==> flow/design.v (excerpt) <==
module comp_mult_top #(
parameter NO_MULT   = 4     ,  
parameter APB_BADDR = 0     ,  
parameter SYS_AW    = 16    ,  
parameter REG_DW    = 16       
)(
input                    clk         ,  
input                    rst_n       ,  
input      [ SYS_AW-1:0] apb_paddr   ,  
input                    apb_psel    ,  
input                    apb_penable ,  
input                    apb_pwrite  ,  
input      [REG_DW -1:0] apb_pwdata  ,  
output                   apb_pready  ,  
output reg [REG_DW -1:0] apb_prdata  ,  
output reg               apb_pslverr ,  
output reg               mem_ce      ,  
output reg               mem_we      ,  
output reg [SYS_AW -1:0] mem_addr    ,  
output reg [     8 -1:0] mem_wr_data ,  
input      [     8 -1:0] mem_rd_data    
);
Size: ~3400 cells after synthesis, ~180 flip-flops, about 89 I/O pins, roughly 0.023 mm2 of cells after synthesis.
Settings: LEC_CHECK=0, ABC_AREA=1, CAP_MARGIN=25, CORE_MARGIN=2, CORE_UTILIZATION=71, CTS_CLUSTER_SIZE=72, GPL_ROUTABILITY_DRIVEN=0, GPL_TIMING_DRIVEN=1, HOLD_SLACK_MARGIN=0.29, PLACE_DENSITY_LB_ADDON=0.07, SETUP_SLACK_MARGIN=1.05, SLEW_MARGIN=20; clock period 7.19 ns.
run.sh (not shown) runs the stock make flow with config.mk's settings and CLKGATE_MAP_FILE=.
The starting point stopped in 5_1_grt on GRT-0232.
Edit:
--- a/flow/config.mk
+++ b/flow/config.mk
@@ -8 +8 @@
-export ABC_AREA = 1
+export ABC_AREA = 0
@@ -12 +12,2 @@
-export CTS_CLUSTER_SIZE = 72
+export CTS_CLUSTER_DIAMETER = 211
+export CTS_CLUSTER_SIZE = 40
@@ -15,3 +16,3 @@
-export HOLD_SLACK_MARGIN = 0.29
-export PLACE_DENSITY_LB_ADDON = 0.07
-export SETUP_SLACK_MARGIN = 1.05
+export HOLD_SLACK_MARGIN = 0.19
+export PLACE_DENSITY = 0.61
+export SETUP_SLACK_MARGIN = -0.62
==> flow/constraint.sdc (replaced) <==
create_clock -name core_clock -period 7.04 [get_ports {clk}]
set_input_delay 1.4080 -clock core_clock [delete_from_list [all_inputs] [get_ports {clk}]]
set_output_delay 1.4080 -clock core_clock [all_outputs]
set_load 0.01 [all_outputs]
Outcome:
- The new run completed, yet does not pass: setup timing
- die area came out lower by a little under a tenth
- area after synthesis came out lower by a little under a tenth
- synthesized cell count came out lower by a quarter to a third

========
## harbor
comp_mult_top again, from the RTL that the note above started with.
## comp_mult_top
module comp_mult_top #(
parameter NO_MULT   = 4     ,  
parameter APB_BADDR = 0     ,  
parameter SYS_AW    = 16    ,  
parameter REG_DW    = 16       
)(
input                    clk         ,  
input                    rst_n       ,  
input      [ SYS_AW-1:0] apb_paddr   ,  
input                    apb_psel    ,  
input                    apb_penable ,  
input                    apb_pwrite  ,  
input      [REG_DW -1:0] apb_pwdata  ,  
output                   apb_pready  ,  
output reg [REG_DW -1:0] apb_prdata  ,  
output reg               apb_pslverr ,  
output reg               mem_ce      ,  
output reg               mem_we      ,  
output reg [SYS_AW -1:0] mem_addr    ,  
output reg [     8 -1:0] mem_wr_data ,  
input      [     8 -1:0] mem_rd_data    
);
clock: 9.98 ns
lec_check: 0
abc_area: 0
cap_margin: 5
cell_pad_in_sites_detail_placement: 1
core_margin: 7
core_utilization: 41
cts_cluster_size: 92
gpl_routability_driven: 1
gpl_timing_driven: 0
hold_slack_margin: 0.19
max_routing_layer: met5
place_density_lb_addon: 0.17
setup_slack_margin: 0.67
slew_margin: 40
harbor has completed all stages; timing, DRC and antenna checks passed.
The following lists how violet was set up differently from harbor:
==> flow/config.mk <==
export PLATFORM = sky130hd
export DESIGN_NAME = comp_mult_top
export DESIGN_NICKNAME = comp_mult_top
export VERILOG_FILES = /design/flow/design.v
export SDC_FILE = /design/flow/constraint.sdc
export NUM_CORES = 4
export LEC_CHECK = 0
export CAP_MARGIN = 20
export CORE_MARGIN = 2
export CORE_UTILIZATION = 52
export SLEW_MARGIN = 20
==> flow/constraint.sdc <==
create_clock -name core_clock -period 5.52 [get_ports {clk}]
set_input_delay 1.1040 -clock core_clock [delete_from_list [all_inputs] [get_ports {clk}]]
set_output_delay 1.1040 -clock core_clock [all_outputs]
set_load 0.01 [all_outputs]
### Flow results
- Out of harbor and violet, the only run to close with the timing, design-rule and antenna checks passing was harbor.
- Compared with harbor, violet shows final setup violation count higher by 19.
- Diff harbor and violet: chip height lower in violet
- Layout filler cell count shrinks by more than a quarter when moving from harbor to violet.
- Higher sequential share of cell area among harbor and violet: harbor
- Relative slew slack: violet lower than harbor
Here is what was changed in the inputs of indigo compared with violet.
-- flow/config.mk --
<<< violet, line 10
export CORE_UTILIZATION = 52
>>> indigo, line 10
export CORE_UTILIZATION = 40
export SETUP_SLACK_MARGIN = 1.74
==> flow/constraint.sdc <==
create_clock -name core_clock -period 9.39 [get_ports {clk}]
set_input_delay 1.8780 -clock core_clock [delete_from_list [all_inputs] [get_ports {clk}]]
set_output_delay 1.8780 -clock core_clock [all_outputs]
set_load 0.01 [all_outputs]
--- outcome ---
- indigo finished every step from synthesis to the final layout, and the layout passed the timing, design-rule and antenna checks.
- As far as number of synthesized register bits goes, indigo and violet are indistinguishable; the numbers are identical.
- indigo: sequential share of power is 4.6 points higher than what violet reported.
- Taking violet as the reference, in indigo die size picked up an extra 0.013 sq mm, sequential share of layout area went up.
- In the flow results for indigo and violet, the final sum of negative setup slack is larger on indigo.
- indigo: cell count is about 4% lower than what violet reported.
- For clock latency reported for the late side of the worst-skew pair, indigo and violet come out practically identical.
- Cell area on indigo is down relative to violet.
- The clock share of power in indigo was higher than what violet gave.
- For combinational power, dividing the value from violet by the value from indigo gives 2.3.
--- input diff indigo..sierra ---
-- flow/config.mk --
<<< indigo, line 10
export CORE_UTILIZATION = 40
export SETUP_SLACK_MARGIN = 1.74
>>> sierra, line 10
export CORE_UTILIZATION = 64
export SETUP_SLACK_MARGIN = 2.27
==> flow/constraint.sdc <==
create_clock -name core_clock -period 8.42 [get_ports {clk}]
set_input_delay 1.6840 -clock core_clock [delete_from_list [all_inputs] [get_ports {clk}]]
set_output_delay 1.6840 -clock core_clock [all_outputs]
set_load 0.01 [all_outputs]
### Flow results
The per-cell via count in the routed design in sierra is 1.11 times that in indigo.
Comparing indigo against sierra, there is no change at all in synthesized area.
On final routed wirelength across all metal layers, indigo tracks sierra almost exactly.
Re power dissipated in sequential cells: sierra is 12% up on indigo.
Compared with indigo, sierra shows a area growth from synthesis to layout that is 1.5 points higher.
Delta (sierra minus indigo): combinational power increased by about 27% relative to the old numbers; sequential share of layout area decreased by 0.23 points relative to the old numbers; worst hold slack increased by 0.011 ns relative to the old numbers.
Input-level comparison between quartz and sierra:
-- flow/config.mk --
<<< sierra, line 10
export CORE_UTILIZATION = 64
export SETUP_SLACK_MARGIN = 2.27
>>> quartz, line 10
export CORE_UTILIZATION = 66
export CTS_CLUSTER_DIAMETER = 36
export SETUP_SLACK_MARGIN = -0.73
==> flow/constraint.sdc <==
create_clock -name core_clock -period 7.3 [get_ports {clk}]
set_input_delay 1.4600 -clock core_clock [delete_from_list [all_inputs] [get_ports {clk}]]
set_output_delay 1.4600 -clock core_clock [all_outputs]
set_load 0.01 [all_outputs]
==> comparison <==
- Going from sierra to quartz, the worst setup margin was found to have gone down by 1.36 ns.
- [quartz] met3 demand-to-capacity share in global routing rose 0.35 points relative to sierra
- quartz vs sierra, slowest cell on the critical path: fa_1 vs or4b_4
- Sort sierra and quartz by tap cell instance count desc -> top: sierra
- Highest ir drop seen on vdd came out higher on quartz than on sierra.
- To summarise quartz: no stage aborted, but the layout did not pass its checks, failing on negative setup slack.
- Max-capacitance violation count: quartz vs sierra identical
--- input diff quartz..xenon ---
-- flow/config.mk --
<<< quartz, line 10
export CORE_UTILIZATION = 66
export CTS_CLUSTER_DIAMETER = 36
export SETUP_SLACK_MARGIN = -0.73
>>> xenon, line 10
export CORE_UTILIZATION = 40
==> flow/constraint.sdc <==
create_clock -name core_clock -period 10.0 [get_ports {clk}]
set_input_delay 2.0000 -clock core_clock [delete_from_list [all_inputs] [get_ports {clk}]]
set_output_delay 2.0000 -clock core_clock [all_outputs]
set_load 0.01 [all_outputs]
- The flow did not stop early for xenon: all stages ran, and the layout cleared the timing, design-rule and antenna checks.
- Going from quartz to xenon, the count of final setup violators was found to have gone down by 13.
- Detailed-route vias per instance: xenon < quartz
- The final reports for xenon and quartz show global-route usage lower in the former.
- xenon reports its cell with the largest stage delay on the worst path as or4b_2 while quartz reports fa_1.
- As of xenon, peak supply drop had fallen by more than a quarter compared to quartz.
- xenon vs quartz: vertical extent of the die up
- Compared xenon vs quartz, and worst setup slack is up in xenon.
No activity file was given, so power comes from the tool's default toggle rates.
